## job 3896
## mips_pipeline
    module mips_pipeline(clk, rst, imem_addr, imem_rdata, dmem_addr, dmem_wdata, dmem_we, dmem_rdata);
Size: ~5300 cells after synthesis, about 1600 flip-flops, roughly 0.072 sq mm of cells after synthesis.
clock: 10.4 ns
lec_check: 0
abc_area: 0
cap_margin: 10
cell_pad_in_sites_global_placement: 1
core_aspect_ratio: 1.71
core_margin: 2
core_utilization: 33
gpl_timing_driven: 0
setup_slack_margin: 1.41
slew_margin: 20
tns_end_percent: 45
run.sh (not shown) runs the stock make flow with config.mk's settings and CLKGATE_MAP_FILE=.
Although it ran to completion, job 3896 produced a layout that fails the final checks because of negative setup slack.
The inputs of job 7917 differ from those of job 3896 as listed below.
- a deleted TNS_END_PERCENT that had been 45
- an added CTS_CLUSTER_SIZE of 25
- a deleted SETUP_SLACK_MARGIN that had been 1.41
- a deleted CELL_PAD_IN_SITES_GLOBAL_PLACEMENT that had been 1
- a deleted GPL_TIMING_DRIVEN that had been 0
- a deleted CORE_ASPECT_RATIO that had been 1.71
- a deleted ABC_AREA that had been 0
- a change of CAP_MARGIN from 10 to 20
- a change of CORE_UTILIZATION from 33 to 70
- a change of the clock period (ns, I/O delays scaled along) from 10.4 to 11.7
==> comparison <==
- Completing all stages was not enough for job 7917: its layout failed the final checks because of negative setup slack.
- Between job 3896 and job 7917, the flow reports area used by multi-input combinational logic decreasing slightly.
- Compared with job 3896, job 7917 shows a higher data required time at the worst endpoint.
- Against job 3896, via count of the first global-routing pass in job 7917 fell by a few percent.
- Final-layout clock buffer total (lower): job 3896
- Job 7917 ended with more worst-case hold slack than job 3896.
- Looking at total power, job 7917 sits 17% below job 3896.
- Comparing switching share of total power for job 7917 and job 3896, the smaller number came from job 7917.
- | total wire length | job 7917 vs job 3896 | better |
- Final weighted congestion of routability-driven global placement (job 7917 over job 3896): decrease, about 5.4%
- Time the worst path needs with I/O delays and setup (higher): job 3896
- Between job 7917 and job 3896, static leakage is higher for job 3896, job 7917 comes in under that.
Here is what was changed in the inputs of job 4573 compared with job 7917.
- GPL_TIMING_DRIVEN: unset -> 1
- CTS_CLUSTER_DIAMETER: unset -> 263
- CELL_PAD_IN_SITES_GLOBAL_PLACEMENT: unset -> 2
- CTS_CLUSTER_SIZE: 25 -> unset
- CORE_UTILIZATION: 70 -> 65
- GPL_ROUTABILITY_DRIVEN: unset -> 1
- MAX_ROUTING_LAYER: unset -> met4
- the clock period (ns, I/O delays scaled along): 11.7 -> 13.8
==> results <==
- Job 4573 finished every stage and its layout cleared the timing, DRC and antenna checks.
- Taking job 7917 as the reference point, the first-pass GRT wire length of job 4573 rises by 1400 um.
- Uppermost signal routing layer after detailed routing = met5: job 7917; uppermost signal routing layer after detailed routing = met4: job 4573
- Summary of job 4573 over job 7917: logic depth of the worst setup path including buffers went up; post-layout net count flat; fmax shrank by 3.3%; area taken by flip-flops and latches saw little to no change.
Inputs modified between job 4573 and job 9056:
- clearing CELL_PAD_IN_SITES_GLOBAL_PLACEMENT, which used to be 2
- putting HOLD_SLACK_MARGIN at 0.3 where nothing was set
- clearing GPL_TIMING_DRIVEN, which used to be 1
- clearing MAX_ROUTING_LAYER, which used to be met4
- clearing CTS_CLUSTER_DIAMETER, which used to be 263
- clearing GPL_ROUTABILITY_DRIVEN, which used to be 1
- putting SETUP_SLACK_MARGIN at 1.71 where nothing was set
- swapping 65 for 60 in CORE_UTILIZATION
- swapping 13.8 for 7.67 in the clock period (ns, I/O delays scaled along)
[summary]
In job 9056 the implementation completed, yet the final layout does not meet the checks, the culprit being negative setup slack. Job 4573 → job 9056: half-perimeter wire length after detailed placement rose by 0.65%, power rose by about 80%, die width rose by about 4%, largest fanout on the critical path fell by 1, chip area rose by 8.2%. Diff job 4573 -> job 9056 | worst hold slack | increase of 0.0053 ns. Lower routed wire length was reported by job 4573, not job 9056. Between job 9056 and job 4573, it is job 9056 whose final worst slack is lower, by 5.64 ns.

mips_pipeline again, from the RTL that the note above started with.
Settings: LEC_CHECK=0, ABC_AREA=0, CAP_MARGIN=20, CELL_PAD_IN_SITES_GLOBAL_PLACEMENT=0, CORE_MARGIN=2, CORE_UTILIZATION=72, CTS_CLUSTER_DIAMETER=314, GPL_ROUTABILITY_DRIVEN=1, GPL_TIMING_DRIVEN=1, MAX_ROUTING_LAYER=met4, PLACE_DENSITY=0.41, SETUP_SLACK_MARGIN=3.41, SLEW_MARGIN=20; clock period 11.5 ns.
The starting point ran to the end with violations: setup timing.
Next try:
==> flow/config.mk (replaced) <==
export PLATFORM = sky130hd
export DESIGN_NAME = mips_pipeline
export DESIGN_NICKNAME = mips_pipeline
export VERILOG_FILES = /design/flow/design.v
export SDC_FILE = /design/flow/constraint.sdc
export NUM_CORES = 4
export LEC_CHECK = 0
export CAP_MARGIN = 20
export CORE_MARGIN = 2
export CORE_UTILIZATION = 40
export PLACE_DENSITY = 0.6
export SETUP_SLACK_MARGIN = 4.01
export SLEW_MARGIN = 20
==> flow/constraint.sdc (replaced) <==
create_clock -name core_clock -period 14.6 [get_ports {clk}]
set_input_delay 2.9200 -clock core_clock [delete_from_list [all_inputs] [get_ports {clk}]]
set_output_delay 2.9200 -clock core_clock [all_outputs]
set_load 0.01 [all_outputs]
The changed run finished with timing, DRC and antenna clean. Area after synthesis stays the same. Total power fell by 21%. Hold slack degrades by 0.014 ns.
Next try:
--- a/flow/config.mk
+++ b/flow/config.mk
@@ -8,6 +8,8 @@
 export CAP_MARGIN = 20
 export CORE_MARGIN = 2
-export CORE_UTILIZATION = 40
-export PLACE_DENSITY = 0.6
-export SETUP_SLACK_MARGIN = 4.01
+export CORE_UTILIZATION = 61
+export CTS_CLUSTER_SIZE = 41
+export HOLD_SLACK_MARGIN = 0.3
+export SETUP_SLACK_MARGIN = 1.71
 export SLEW_MARGIN = 20
+export TNS_END_PERCENT = 40
==> flow/constraint.sdc (replaced) <==
create_clock -name core_clock -period 7.67 [get_ports {clk}]
set_input_delay 1.5340 -clock core_clock [delete_from_list [all_inputs] [get_ports {clk}]]
set_output_delay 1.5340 -clock core_clock [all_outputs]
set_load 0.01 [all_outputs]
Now the flow completed, yet does not pass: setup timing.
Critical path depth shrinks by 1.
Final cell count shrinks by 10%.
Combinational power grows by 99%.
Die area shrinks by 34%.
Global-route usage grows by 12 points.
Next try:
==> flow/config.mk (replaced) <==
export PLATFORM = sky130hd
export DESIGN_NAME = mips_pipeline
export DESIGN_NICKNAME = mips_pipeline
export VERILOG_FILES = /design/flow/design.v
export SDC_FILE = /design/flow/constraint.sdc
export NUM_CORES = 4
export LEC_CHECK = 0
export CAP_MARGIN = 20
export CELL_PAD_IN_SITES_DETAIL_PLACEMENT = 1
export CORE_MARGIN = 2
export CORE_UTILIZATION = 40
export SLEW_MARGIN = 20
export TNS_END_PERCENT = 95
==> flow/constraint.sdc (replaced) <==
create_clock -name core_clock -period 15.0 [get_ports {clk}]
set_input_delay 3.0000 -clock core_clock [delete_from_list [all_inputs] [get_ports {clk}]]
set_output_delay 3.0000 -clock core_clock [all_outputs]
set_load 0.01 [all_outputs]
Now the flow finished clean.
Power fell by 49%.
Combinational power fell by about 50%.
Routed wire length rose by about 11%.
Sequential power fell by about 50%.
Maximum frequency fell by 9.7%.
Synthesized cell count does not change.
Hold slack got worse by 0.0048 ns.
Critical path depth rose by 1.
Design area rose by about 0.35%.
Final cell count rose by about 11%.

## oak
Starting RTL as in the previous note.
Settings: LEC_CHECK=0, CAP_MARGIN=30, CELL_PAD_IN_SITES_DETAIL_PLACEMENT=1, CORE_MARGIN=10, CORE_UTILIZATION=56, CTS_CLUSTER_SIZE=31, HOLD_SLACK_MARGIN=-0.09, SETUP_SLACK_MARGIN=0.95, SLEW_MARGIN=25, TNS_END_PERCENT=95; clock period 9.53 ns.
Every stage of oak finished as expected; the final checks, on the other hand, flagged negative setup slack, which means the layout fails.
Here is what was changed in the inputs of pine compared with oak.
Settings: an added PLACE_DENSITY of 0.6; a change of SLEW_MARGIN from 25 to 20; a change of CORE_MARGIN from 10 to 2; a change of CAP_MARGIN from 30 to 20; a deleted CELL_PAD_IN_SITES_DETAIL_PLACEMENT that had been 1; a deleted HOLD_SLACK_MARGIN that had been -0.09; a change of CORE_UTILIZATION from 56 to 57; a deleted SETUP_SLACK_MARGIN that had been 0.95; a deleted TNS_END_PERCENT that had been 95; a deleted CTS_CLUSTER_SIZE that had been 31; a change of the clock period (ns, I/O delays scaled along) from 9.53 to 8.28.
==> results <==
The global-route wire length before repair in pine was lower than what oak gave.
Summary — met1 routing resource usage after global routing, pine relative to oak: higher, by 4.0 points.
Between pine and oak, the post-cts hold buffer count does not differ in any meaningful way.
oak → pine: minimum clock period after layout rose 0.12 ns; via count lower.
pine -> stages 100% | layout checks FAIL | negative setup slack
Between pine and oak, the combinational power is higher for pine.
On flip-flop and latch power: between pine and oak, it ends up lower for oak.
When pine is measured against oak, its area enclosed by the die boundary turns out 14000 µm² lower.
--- input diff pine..birch ---
Settings: clearing PLACE_DENSITY, which used to be 0.6; putting HOLD_SLACK_MARGIN at 0.1 where nothing was set; swapping 57 for 40 in CORE_UTILIZATION; swapping 20 for 30 in CAP_MARGIN; putting CELL_PAD_IN_SITES_DETAIL_PLACEMENT at 1 where nothing was set; putting TNS_END_PERCENT at 95 where nothing was set; swapping 8.28 for 9.79 in the clock period (ns, I/O delays scaled along).
The layout from birch, despite a flow that completed every stage, fails the layout checks, with the failing checks listed as negative setup slack. Minimum setup slack in the final design was higher in the run labelled birch. The post-detailed-route via-to-cell ratio in birch sits 6.9% below the value recorded for pine. Between pine and birch, the internal power is higher for pine. Delta (birch minus pine): combinational cell power went down; sequential share of layout area went down.
> inputs changed (birch -> maple)
Settings: removing CELL_PAD_IN_SITES_DETAIL_PLACEMENT (formerly 1); changing CAP_MARGIN from 30 to 20; removing HOLD_SLACK_MARGIN (formerly 0.1); setting PLACE_DENSITY to 0.6 for the first time; removing TNS_END_PERCENT (formerly 95); changing the clock period (ns, I/O delays scaled along) from 9.79 to 14.6.
Findings:
Across both runs, area growth from synthesis to final layout was lower for maple than for birch.
maple: flow completed, timing, DRC and antenna clean
Changes observed in maple relative to birch: transition at the pin with the smallest max-transition slack went up by 0.072 ns; share of total power consumed by net switching went down by 0.65 points.
For cedar, these inputs were changed with respect to maple:
Settings: putting CTS_CLUSTER_SIZE at 58 where nothing was set; swapping 40 for 72 in CORE_UTILIZATION; swapping 0.6 for 0.64 in PLACE_DENSITY; swapping 14.6 for 8.1 in the clock period (ns, I/O delays scaled along).
[summary]
- Although cedar finished all stages, its layout failed final checks on negative setup slack.
- In summary, maple completed successfully, with a layout that passed the timing, DRC and antenna checks.
- Wire length of the first global-routing pass delta (cedar − maple): unfavourable
- Measured against cedar, the overall via count from detail_route of maple comes out at 0.923 times the reference value.
- Pin count of the biggest net entering global routing delta for cedar relative to maple: 45 higher
- cedar: part of the power in combinational logic higher than maple
- Compared with maple, in cedar cell area down about 1.5%; sequential cell count flat.
- Summary: with maple as the reference, placed wire-length estimate after detailed placement in cedar moved down by a little under 10%.
- Compared to maple, cedar has placed standard-cell area 1.2% lower.
Power is estimated from default activity; no workload was simulated.
